==> 05-18 <==
==> flow/design.v (excerpt) <==
module system (clk, rst, ROM_IF_Q, ROM_W_Q, RAM_Q, ROM_IF_A, ROM_W_A,
  ROM_IF_OE, ROM_W_OE, RAM_A, RAM_WE, RAM_OE, RAM_D, done);
  input         clk;
  input         rst;
  input  [15:0] ROM_IF_Q, ROM_W_Q;
  input  [15:0] RAM_Q;
  output [19:0] ROM_IF_A, ROM_W_A;
  output		ROM_IF_OE, ROM_W_OE;
  output [19:0] RAM_A;
  output        RAM_WE;
  output        RAM_OE;
  output [15:0] RAM_D;
  output        done;
  wire [2:0]  sel_if, sel_w;
  wire 		  clear;
  wire [33:0]	out0, out1, out2;
  conv conv1 (
  .clk(clk), .rst(rst), .clear(clear), .w_w(sel_w[0]), .w_in(ROM_W_Q), .if_w(sel_if[0]), .if_in(ROM_IF_Q), .out(out0));
  conv conv2 (
  .clk(clk), .rst(rst), .clear(clear), .w_w(sel_w[1]), .w_in(ROM_W_Q), .if_w(sel_if[1]), .if_in(ROM_IF_Q), .out(out1));
  conv conv3 (
  .clk(clk), .rst(rst), .clear(clear), .w_w(sel_w[2]), .w_in(ROM_W_Q), .if_w(sel_if[2]), .if_in(ROM_IF_Q), .out(out2));
  sat_adder a1 (
  .in0(out0), .in1(out1), .in2(out2), .sum(RAM_D));
  ...
make LEC_CHECK=0 CAP_MARGIN=25 CORE_MARGIN=2 CORE_UTILIZATION=27 CTS_CLUSTER_SIZE=97 MIN_ROUTING_LAYER=met2 PLACE_DENSITY_LB_ADDON=0.1 SETUP_SLACK_MARGIN=4.39 SLEW_MARGIN=20 finish   # period 27.4 ns
run.sh (not shown) runs the stock make flow with config.mk's settings and CLKGATE_MAP_FILE=.
==> 04-16: changes against 05-18 <==
==> flow/config.mk (replaced) <==
export PLATFORM = sky130hd
export DESIGN_NAME = system
export DESIGN_NICKNAME = system
export VERILOG_FILES = /design/flow/design.v
export SDC_FILE = /design/flow/constraint.sdc
export NUM_CORES = 4
export LEC_CHECK = 0
export CAP_MARGIN = 20
export CORE_MARGIN = 2
export CORE_UTILIZATION = 65
export CTS_CLUSTER_SIZE = 40
export MAX_ROUTING_LAYER = met4
export SETUP_SLACK_MARGIN = 2.8
export SLEW_MARGIN = 20
==> flow/constraint.sdc (replaced) <==
create_clock -name core_clock -period 20.4 [get_ports {clk}]
set_input_delay 4.0800 -clock core_clock [delete_from_list [all_inputs] [get_ports {clk}]]
set_output_delay 4.0800 -clock core_clock [all_outputs]
set_load 0.01 [all_outputs]
==> qor summary <==
Result of the run: 04-16 finished clean; 05-18 finished clean
Number of buffers and inverters on the critical path: 04-16 14; 05-18 12
Slack of the worst reg-to-reg path: 04-16 15640 ps; 05-18 22460 ps
Die X-Extent: 04-16 436 µm; 05-18 675 µm
Clock-pin slew on the worst setup and hold paths: 04-16 70 ps; 05-18 60 ps
RSZ-0062 raised after global routing: 04-16 yes; 05-18 no
Comb group: 04-16 265 µW; 05-18 203 µW
Clock buf/inv share: 04-16 0.0117; 05-18 0.0154
Maximum resistive drop on vdd: 04-16 63.2 µV; 05-18 53.9 µV
Final total power: 04-16 1.84 mW; 05-18 1.57 mW
Placed standard-cell area: 04-16 0.125 mm²; 05-18 0.130 mm²
Largest net degree at the start of global routing: 04-16 104; 05-18 92
WL met2: 04-16 164000 µm; 05-18 218000 µm
Multi-input combinational area share: 04-16 0.779; 05-18 0.756
Well tap count: 04-16 2480; 05-18 5952
Topmost layer with routed signal wires: 04-16 met4; 05-18 met5
Number of iterations in the first detailed-routing pass: 04-16 6; 05-18 8
Met3 GRT Util: 04-16 0.0543; 05-18 0.416
Total number of cells along the worst setup path: 04-16 57; 05-18 56
Met1 capacity usage during global routing: 04-16 0.482; 05-18 0
Layout clock buffer count: 04-16 60; 05-18 65
Data arrival at the endpoint of the critical path: 04-16 15170 ps; 05-18 16740 ps
Post-placement setup slack: 04-16 321 ps; 05-18 4700 ps
Number of DRC markers in iteration 0: 04-16 6453; 05-18 12001
Worst setup path endpoint: 04-16 RAM_D[2]; 05-18 RAM_D[0]
Layout-stage area growth over the synthesis result: 04-16 8.59%; 05-18 9.32%


==> inputs of run P <==
==> flow/design.v <==
module conv(clk,rst,clear,w_w,w_in,if_w,if_in,out);
 input	clk;
 input	rst;
 input	clear;
 input	w_w;
 input	if_w;	
 input [16-1:0] w_in;
 input [16-1:0] if_in;
 output signed [16*2+1:0]out;
 wire signed [16*2:0]out1;
 reg signed [16-1:0] weight [2:0];
 reg signed [16-1:0] feature [2:0];
 always@(posedge rst  or posedge clk)
begin
if(rst)
begin
weight[0]<=16'd0;
weight[1]<=16'd0;
weight[2]<=16'd0;
feature[0]<=16'd0;
feature[1]<=16'd0;
feature[2]<=16'd0;
end
else if(clear)
begin
weight[0]<=16'd0;
weight[1]<=16'd0;
weight[2]<=16'd0;
feature[0]<=16'd0;
feature[1]<=16'd0;
feature[2]<=16'd0;
end
else
begin
if(w_w==1'b1 )
begin
weight[0]<=weight[1];
weight[1]<=weight[2];
weight[2]<=w_in;
end
if(if_w==1'b1 )
begin
feature[0]<=feature[1];
feature[1]<=feature[2];
feature[2]<=if_in;
end
end
end
assign out1 = weight[2]*feature[2]+weight[1]*feature[1]+weight[0]*feature[0];
assign out  ={out1[32],out1};
endmodule
module sat_adder(in0, in1, in2, sum);
input  signed[33:0]	in0, in1, in2;
output signed[15:0]	sum;
wire signed[35:0]temp=(in0+in1+in2);
assign sum=($signed(temp)>$signed(36'd255))?16'd255:($signed(temp)<$signed(36'd0))?16'd0:temp[15:0];
endmodule
module Controller (clk, rst, ROM_IF_A, ROM_W_A, ROM_IF_OE, ROM_W_OE, RAM_A, 
					RAM_WE, RAM_OE, sel_if, sel_w, clear, done);
  parameter INIT    = 3'b000,READ_W=3'b001,WRITE=3'b010,READ_C=3'b011,READ_9=3'b100,Done=3'b101;
  input         clk;
  input         rst;
  output reg [19:0] ROM_IF_A, ROM_W_A;
  output reg		ROM_IF_OE, ROM_W_OE;
  output reg [19:0] RAM_A;
  output reg		RAM_WE;
  output reg		RAM_OE;
  output reg [2:0]  sel_if, sel_w;
  output reg		clear;
  output reg 		done;
  reg	[2:0] tsel_if, tsel_w;
  reg   [2:0]  state,n_state;
  reg	[19:0] column;
  reg   [19:0]  row;
  reg   [3:0]	counter;
always@(posedge clk or posedge rst)begin 
if(rst)
	state<=INIT;
else
	state<=n_state;
end
always@(posedge clk or posedge rst)begin 
  if(rst)begin
    counter<=4'd0;
  end
else if(state==READ_W && counter==4'd9)
      counter<=4'd0;
  else if(state==READ_W)
     counter<=counter+4'd1;
  else if(state==READ_C)
     counter<=counter+4'd1;
  else if(state==READ_9)
     counter<=counter+4'd1;
  else if(state==WRITE || state==INIT)
     counter<=4'd0;
end
always@(*)begin 
    if(state==INIT)begin
    sel_w=3'b0;
      sel_if=3'b0;
end
else if(state==READ_W)
	begin
if(counter==4'd0)begin
                  sel_w=3'b000;
		  sel_if=3'b000;
              end
else  if(counter==4'd1)begin
  			sel_w=3'b001;
		  sel_if=3'b001;
end
else if(counter==4'd2)begin
  			sel_w=3'b001;
		  sel_if=3'b001;
end
else if(counter==4'd3)begin
  			sel_w=3'b001;
		  sel_if=3'b001;
end
else   if(counter==4'd4)begin
                  sel_w=3'b010;
		  sel_if=3'b010;
              end
else   if(counter==4'd5)begin
                  sel_w=3'b010;
		  sel_if=3'b010;
              end
else   if(counter==4'd6)begin
                  sel_w=3'b010;
		  sel_if=3'b010;
              end
else  if(counter==4'd7)begin
                  sel_w=3'b100;
	          sel_if=3'b100;
              end
else  if(counter==4'd8)begin
                  sel_w=3'b100;
	          sel_if=3'b100;
              end
else  if(counter==4'd9)begin
                  sel_w=3'b100;
	          sel_if=3'b100;
              end
else begin
 	           sel_w=3'b100;
	          sel_if=3'b100;
    end
end
else if(state==READ_C)
	begin
          if(counter==4'd0)begin
                  sel_if=3'b000;
	            sel_w=3'b000;
              end
         else if(counter==4'd1)begin
                  sel_if=3'b001;
			sel_w=3'b000;
              end
         else if(counter==4'd2)begin
                  sel_if=3'b010;
			sel_w=3'b000;
              end
	 else if(counter==4'd3)begin
                  sel_if=3'b100;
			sel_w=3'b000;
              end
else  begin
			sel_if=3'b100;
			sel_w=3'b000;
end
    end
else if(state==READ_9)begin
if(counter==4'd0)begin
                  sel_w=3'b000;
		  sel_if=3'b000;
              end
else  if(counter==4'd1)begin
  			sel_w=3'b000;
		  sel_if=3'b001;
end
else if(counter==4'd2)begin
  			sel_w=3'b000;
		  sel_if=3'b001;
end
else if(counter==4'd3)begin
  			sel_w=3'b000;
		  sel_if=3'b001;
end
else   if(counter==4'd4)begin
                  sel_w=3'b000;
		  sel_if=3'b010;
              end
else   if(counter==4'd5)begin
                  sel_w=3'b000;
		  sel_if=3'b010;
              end
else   if(counter==4'd6)begin
                  sel_w=3'b000;
		  sel_if=3'b010;
              end
else  if(counter==4'd7)begin
                  sel_w=3'b000;
	          sel_if=3'b100;
              end
else  if(counter==4'd8)begin
                  sel_w=3'b000;
	          sel_if=3'b100;
              end
else  if(counter==4'd9)begin
                  sel_w=3'b000;
	          sel_if=3'b100;
              end
else begin
sel_w=3'b000;
	          sel_if=3'b100;
end
end
	else if(state==WRITE)
   begin
	          sel_if=3'b000;
                  sel_w=3'b000;
    end
     else
begin
		sel_if=3'b000;
                  sel_w=3'b000;
end
end
always@(*)begin 
if(state==INIT)
RAM_A=20'd0;
if(column==20'd0)
RAM_A=(row<<8)+column;
else
RAM_A=(row<<8)+(column-20'd2);
end
always@(*)begin 
if(state==INIT)
ROM_IF_A=20'd0;
 else   if(state==READ_W)begin
   if(counter==4'd0)begin
    ROM_IF_A=(row<<8)+(row<<1)+column;
   end
  else if(counter==4'd1)begin
    ROM_IF_A=(row<<8)+(row<<1)+(column+20'd1);
   end
   else if(counter==4'd2)begin
    ROM_IF_A=(row<<8)+(row<<1)+(column+20'd2);
   end
   else if(counter==4'd3)begin
    ROM_IF_A=((row+20'd1)<<8)+((row+20'd1)<<1)+column;
   end
    else if(counter==4'd4)begin
    ROM_IF_A=((row+20'd1)<<8)+((row+20'd1)<<1)+(column+20'd1);
   end
    else if(counter==4'd5)begin
    ROM_IF_A=((row+20'd1)<<8)+((row+20'd1)<<1)+(column+20'd2);
   end
    else if(counter==4'd6)begin
    ROM_IF_A=((row+20'd2)<<8)+((row+20'd2)<<1)+column;
   end
    else if(counter==4'd7)begin
    ROM_IF_A=((row+20'd2)<<8)+((row+20'd2)<<1)+(column+20'd1);
   end
    else if(counter==4'd8)begin
    ROM_IF_A=((row+20'd2)<<8)+((row+20'd2)<<1)+(column+20'd2);
   end
    else if(counter==4'd9)begin
    ROM_IF_A=((row+20'd2)<<8)+((row+20'd2)<<1)+(column+20'd2);
   end
else ROM_IF_A=((row+20'd2)<<8)+((row+20'd2)<<1)+(column+20'd2);
   end
   else if(state==READ_9)begin
    if(counter==4'd0)begin
    ROM_IF_A=(row<<8)+(row<<1)+column;
   end
  else if(counter==4'd1)begin
    ROM_IF_A=(row<<8)+(row<<1)+(column+20'd1);
   end
   else if(counter==4'd2)begin
    ROM_IF_A=(row<<8)+(row<<1)+(column+20'd2);
   end
   else if(counter==4'd3)begin
    ROM_IF_A=((row+20'd1)<<8)+((row+20'd1)<<1)+column;
   end
    else if(counter==4'd4)begin
    ROM_IF_A=((row+20'd1)<<8)+((row+20'd1)<<1)+(column+20'd1);
   end
    else if(counter==4'd5)begin
    ROM_IF_A=((row+20'd1)<<8)+((row+20'd1)<<1)+(column+20'd2);
   end
    else if(counter==4'd6)begin
    ROM_IF_A=((row+20'd2)<<8)+((row+20'd2)<<1)+column;
   end
    else if(counter==4'd7)begin
    ROM_IF_A=((row+20'd2)<<8)+((row+20'd2)<<1)+(column+20'd1);
   end
    else if(counter==4'd8)begin
    ROM_IF_A=((row+20'd2)<<8)+((row+20'd2)<<1)+(column+20'd2);
   end
    else if(counter==4'd9)begin
    ROM_IF_A=((row+20'd2)<<8)+((row+20'd2)<<1)+(column+20'd2);
   end
else ROM_IF_A=((row+20'd2)<<8)+((row+20'd2)<<1)+(column+20'd2);
    end   
   else if(state==READ_C)begin
          if(counter==4'd0)begin
             ROM_IF_A=(row<<8)+(row<<1)+column;
          end
         else if(counter==4'd1)begin
             ROM_IF_A=((row+20'd1)<<8)+((row+20'd1)<<1)+column;
          end
         else if(counter==4'd2)begin
             ROM_IF_A=((row+20'd2)<<8)+((row+20'd2)<<1)+column;
          end
	 else if(counter==4'd3)begin
             ROM_IF_A=((row+20'd2)<<8)+((row+20'd2)<<1)+column;
          end
         else
 ROM_IF_A=((row+20'd2)<<8)+((row+20'd2)<<1)+column;
   end
else
ROM_IF_A=20'd0;
end
always@(*)begin 
   if(state==INIT)
ROM_W_A=20'd0;
 else   if(state==READ_W)begin
          if(counter==4'd0)begin
             ROM_W_A=20'd0;
              end
         else if(counter==4'd1)begin
             ROM_W_A=20'd1;
              end
         else if(counter==4'd2)begin
             ROM_W_A=20'd2;
              end
         else if(counter==4'd3)begin
             ROM_W_A=20'd3;
              end
         else if(counter==4'd4)begin
             ROM_W_A=20'd4;
              end
         else if(counter==4'd5)begin
             ROM_W_A=20'd5;
              end
         else if(counter==4'd6)begin
             ROM_W_A=20'd6;
              end
         else if(counter==4'd7)begin
             ROM_W_A=20'd7;
              end
         else if(counter==4'd8)begin
             ROM_W_A=20'd8;
              end
	else if(counter==4'd9)begin
	ROM_W_A=20'd8;
	end
else ROM_W_A=20'd8;
    end   
else
ROM_W_A=20'd0;
end
always@(posedge clk or posedge rst)begin 
  if(rst)begin
     column<=20'd0;
	 row<=20'd0;
  end
else if (column==20'd0 && state==WRITE)
begin
column<=column+20'd3;
end
  else if(state==WRITE && column==20'd257)begin
        column<=20'd0;
        row<=row+20'd1;
   end
  else if(state==WRITE)
   column<=column+20'd1;
  else if(state==READ_C)
  row<=row;
end
always@(*)begin 
  case(state)
       INIT:begin
            n_state=READ_W;
end
       READ_W:begin
                  if(counter==4'd9)
                     n_state=WRITE;
                  else
                     n_state=READ_W;
              end
       READ_C:begin
                  if(counter==4'd3)
                     n_state=WRITE;
                  else
                     n_state=READ_C;
              end
       READ_9:begin
                  if(counter==4'd9)
                     n_state=WRITE;
                  else
                     n_state=READ_9;
              end
       WRITE:begin
                  if(column==20'd257&&row==20'd255)
                     n_state=Done;
                  else if(column==20'd257)
                     n_state=READ_9;
                  else
                     n_state=READ_C;
              end
       Done:n_state=INIT;    
 default:n_state=Done;
endcase
end
always@(*)begin  
case(state)
INIT:begin
	ROM_IF_OE=1'b0;
	ROM_W_OE=1'b0;
	RAM_WE=1'b0;
	RAM_OE=1'b0;
	clear=1'b0;
	done=1'b0;
	end
READ_W:begin
        ROM_IF_OE=1'b1;
	ROM_W_OE=1'b1;
	RAM_WE=1'b0;
	RAM_OE=1'b0;
	clear=1'b0;
	done=1'b0;
      end
WRITE:begin
      ROM_IF_OE=1'b0;
	ROM_W_OE=1'b0;
	RAM_WE=1'b1;
	RAM_OE=1'b0;
	clear=1'b0;
	done=1'b0;
	end
READ_C:begin
      ROM_IF_OE=1'b1;
	ROM_W_OE=1'b0;
	RAM_WE=1'b0;
	RAM_OE=1'b0;
	clear=1'b0;
	done=1'b0;
	end
READ_9:begin
      ROM_IF_OE=1'b1;
	ROM_W_OE=1'b0;
	RAM_WE=1'b0;
	RAM_OE=1'b0;
	clear=1'b0;
	done=1'b0;
	end
Done:begin
      ROM_IF_OE=1'b0;
	ROM_W_OE=1'b0;
	RAM_WE=1'b0;
	RAM_OE=1'b0;
	clear=1'b0;
	done=1'b1;
	end
default:begin
	ROM_IF_OE=1'b0;
	ROM_W_OE=1'b0;
	RAM_WE=1'b0;
	RAM_OE=1'b0;
	clear=1'b0;
	done=1'b0;
	end
endcase
end
endmodule
`timescale 1ns/10ps
module system (clk, rst, ROM_IF_Q, ROM_W_Q, RAM_Q, ROM_IF_A, ROM_W_A,
  ROM_IF_OE, ROM_W_OE, RAM_A, RAM_WE, RAM_OE, RAM_D, done);
  input         clk;
  input         rst;
  input  [15:0] ROM_IF_Q, ROM_W_Q;
  input  [15:0] RAM_Q;
  output [19:0] ROM_IF_A, ROM_W_A;
  output		ROM_IF_OE, ROM_W_OE;
  output [19:0] RAM_A;
  output        RAM_WE;
  output        RAM_OE;
  output [15:0] RAM_D;
  output        done;
  wire [2:0]  sel_if, sel_w;
  wire 		  clear;
  wire [33:0]	out0, out1, out2;
  conv conv1 (
  .clk(clk), .rst(rst), .clear(clear), .w_w(sel_w[0]), .w_in(ROM_W_Q), .if_w(sel_if[0]), .if_in(ROM_IF_Q), .out(out0));
  conv conv2 (
  .clk(clk), .rst(rst), .clear(clear), .w_w(sel_w[1]), .w_in(ROM_W_Q), .if_w(sel_if[1]), .if_in(ROM_IF_Q), .out(out1));
  conv conv3 (
  .clk(clk), .rst(rst), .clear(clear), .w_w(sel_w[2]), .w_in(ROM_W_Q), .if_w(sel_if[2]), .if_in(ROM_IF_Q), .out(out2));
  sat_adder a1 (
  .in0(out0), .in1(out1), .in2(out2), .sum(RAM_D));
  Controller c1(
  .clk(clk), .rst(rst), .ROM_IF_A(ROM_IF_A), .ROM_W_A(ROM_W_A), .ROM_IF_OE(ROM_IF_OE),
  .ROM_W_OE(ROM_W_OE), .RAM_A(RAM_A), .RAM_WE(RAM_WE), .RAM_OE(RAM_OE), .sel_if(sel_if),
  .sel_w(sel_w), .clear(clear), .done(done));
endmodule
==> flow/run.sh <==
#!/bin/bash
# the make line also repeats each setting of config.mk as NAME=value (left out here)
make -C /OpenROAD-flow-scripts/flow DESIGN_CONFIG=/design/flow/config.mk WORK_HOME=/design/flow/orfs CLKGATE_MAP_FILE= finish
==> flow/config.mk <==
export PLATFORM = sky130hd
export DESIGN_NAME = system
export DESIGN_NICKNAME = system
export VERILOG_FILES = /design/flow/design.v
export SDC_FILE = /design/flow/constraint.sdc
export NUM_CORES = 4
export LEC_CHECK = 0
export CAP_MARGIN = 10
export CELL_PAD_IN_SITES_DETAIL_PLACEMENT = 1
export CELL_PAD_IN_SITES_GLOBAL_PLACEMENT = 2
export CORE_ASPECT_RATIO = 0.51
export CORE_MARGIN = 7
export CORE_UTILIZATION = 40
export CTS_CLUSTER_SIZE = 30
export MAX_ROUTING_LAYER = met5
export MIN_ROUTING_LAYER = met1
export SLEW_MARGIN = 20
export TNS_END_PERCENT = 25
==> flow/constraint.sdc <==
create_clock -name core_clock -period 12.0 [get_ports {clk}]
set_input_delay 2.4000 -clock core_clock [delete_from_list [all_inputs] [get_ports {clk}]]
set_output_delay 2.4000 -clock core_clock [all_outputs]
set_load 0.01 [all_outputs]
==> run E: changes against run P <==
- CAP_MARGIN: 10 -> 40
- CELL_PAD_IN_SITES_DETAIL_PLACEMENT: 1 -> not set
- CELL_PAD_IN_SITES_GLOBAL_PLACEMENT: 2 -> not set
- CORE_ASPECT_RATIO: 0.51 -> not set
- CORE_MARGIN: 7 -> 2
- CORE_UTILIZATION: 40 -> 72
- CTS_CLUSTER_DIAMETER: not set -> 59
- CTS_CLUSTER_SIZE: 30 -> not set
- MAX_ROUTING_LAYER: met5 -> not set
- MIN_ROUTING_LAYER: met1 -> not set
- SETUP_SLACK_MARGIN: not set -> -0.94
- TNS_END_PERCENT: 25 -> not set
==> flow/constraint.sdc (replaced) <==
create_clock -name core_clock -period 13.9 [get_ports {clk}]
set_input_delay 2.7800 -clock core_clock [delete_from_list [all_inputs] [get_ports {clk}]]
set_output_delay 2.7800 -clock core_clock [all_outputs]
set_load 0.01 [all_outputs]
==> run H: changes against run P <==
- ABC_AREA: not set -> 1
- CAP_MARGIN: 10 -> 20
- CELL_PAD_IN_SITES_DETAIL_PLACEMENT: 1 -> not set
- CELL_PAD_IN_SITES_GLOBAL_PLACEMENT: 2 -> not set
- CORE_ASPECT_RATIO: 0.51 -> not set
- CORE_MARGIN: 7 -> 2
- CORE_UTILIZATION: 40 -> 69
- CTS_CLUSTER_SIZE: 30 -> not set
- MAX_ROUTING_LAYER: met5 -> not set
- MIN_ROUTING_LAYER: met1 -> not set
- TNS_END_PERCENT: 25 -> not set
==> flow/constraint.sdc (replaced) <==
create_clock -name core_clock -period 7.72 [get_ports {clk}]
set_input_delay 1.5440 -clock core_clock [delete_from_list [all_inputs] [get_ports {clk}]]
set_output_delay 1.5440 -clock core_clock [all_outputs]
set_load 0.01 [all_outputs]
==> run Z: changes against run P <==
- ABC_AREA: not set -> 1
- CAP_MARGIN: 10 -> 20
- CELL_PAD_IN_SITES_DETAIL_PLACEMENT: 1 -> not set
- CELL_PAD_IN_SITES_GLOBAL_PLACEMENT: 2 -> not set
- CORE_ASPECT_RATIO: 0.51 -> not set
- CORE_MARGIN: 7 -> 2
- CORE_UTILIZATION: 40 -> 72
- CTS_CLUSTER_SIZE: 30 -> not set
- MAX_ROUTING_LAYER: met5 -> not set
- MIN_ROUTING_LAYER: met1 -> not set
- TNS_END_PERCENT: 25 -> not set
==> flow/constraint.sdc (replaced) <==
create_clock -name core_clock -period 13.9 [get_ports {clk}]
set_input_delay 2.7800 -clock core_clock [delete_from_list [all_inputs] [get_ports {clk}]]
set_output_delay 2.7800 -clock core_clock [all_outputs]
set_load 0.01 [all_outputs]
==> impl_metrics.json <==
{
  "ys_cells": 13217,
  "synth_cell_types": 99,
  "top_usage_layer": "met1",
  "status": "failed layout checks",
  "cp_top_family": "adder cells",
  "fin_ws_ns": -5.87,
  "simple_gate_share_pct": 14.1,
  "dominant_cells": "multi-input combinational cells",
  "syn_avg_cell_area_sq_um": 9.19,
  "yosysSeqAreaShare_pct": 6.96,
  "clock.fmax_ghz": 0.0559,
  "syn_area_sq_um": 121000,
  "ys_top_cells_by_count": "inv_1 (3027), fa_1 (2608), nand2_1 (1446)",
  "setup_viol": 8,
  "so_faults": "setup timing"
}
-- figures above: run P

==> impl_metrics.json <==
{
  "yosysSeqAreaShare_pct": 6.83,
  "top_area_cell": "fa_1",
  "syn_avg_cell_area_sq_um": 8.05,
  "so_faults": "setup timing",
  "taps": 2310,
  "simple_gate_share_pct": 13.2,
  "syn_area_sq_um": 124000,
  "top_usage_layer": "met2",
  "dominant_cells": "multi-input combinational cells",
  "ys_top_cells_by_count": "inv_1 (4474), nand2_1 (3362), fa_1 (2608)",
  "fin_cells": 18937,
  "seq-power_mw": 0.984,
  "fin_ws_ns": -2.88,
  "status": "failed layout checks",
  "setup_viol": 8,
  "ys_cells": 15397,
  "p_switching_mw": 0.697,
  "synth_cell_types": 68,
  "clock.fmax_ghz": 0.0596,
  "track_usage_pct": 48.8,
  "post-place-ws_ns": -2.71
}
-- figures above: run Z

==> impl_metrics.json <==
{
  "yosysSeqAreaShare_pct": 6.96,
  "simple_gate_share_pct": 14.1,
  "synth_cell_types": 99,
  "top_usage_layer": "met2",
  "setup_viol": 8,
  "so_faults": "setup timing",
  "cp_top_family": "adder cells",
  "ys_cells": 13217,
  "syn_avg_cell_area_sq_um": 9.19,
  "syn_area_sq_um": 121000,
  "ys_top_cells_by_count": "inv_1 (3027), fa_1 (2608), nand2_1 (1446)",
  "dominant_cells": "multi-input combinational cells",
  "status": "failed layout checks",
  "clock.fmax_ghz": 0.0561,
  "fin_ws_ns": -3.93
}
-- figures above: run E

==> impl_metrics.json <==
{
  "netlist_top_cells_area": "fa_1 (42%), inv_1 (14%), ha_1 (11%), nand2_1 (10%), dfrtp_1 (6.8%)",
  "rows": 155,
  "top_usage_layer": "met2",
  "ys_top_cells_by_count": "inv_1 (4474), nand2_1 (3362), fa_1 (2608)",
  "cts_buffers": 52,
  "cts_post_setup_buffers_inserted": 78,
  "simple_gate_share_pct": 13.2,
  "logic_family": "adder cells",
  "grtUsageMet1_pct": 65.1,
  "io_buffers": 89,
  "die-area_sq_um": 183000,
  "synth_cell_types": 68,
  "status": "did not finish",
  "yosysSeqAreaShare_pct": 6.83,
  "syn_avg_cell_area_sq_um": 8.05,
  "xor_share_pct": 4.02,
  "tool.error": "[ERROR GRT-0116] Global routing finished with congestion. Check the congestion regions in the DRC Viewer.",
  "clock_sinks": 338,
  "num_io_pins": 131,
  "syn_area_sq_um": 124000,
  "failing_step": "5_1_grt",
  "ys_cells": 15397
}
-- figures above: run H

Power figures rest on the tool's default switching activity, not on a simulated workload.
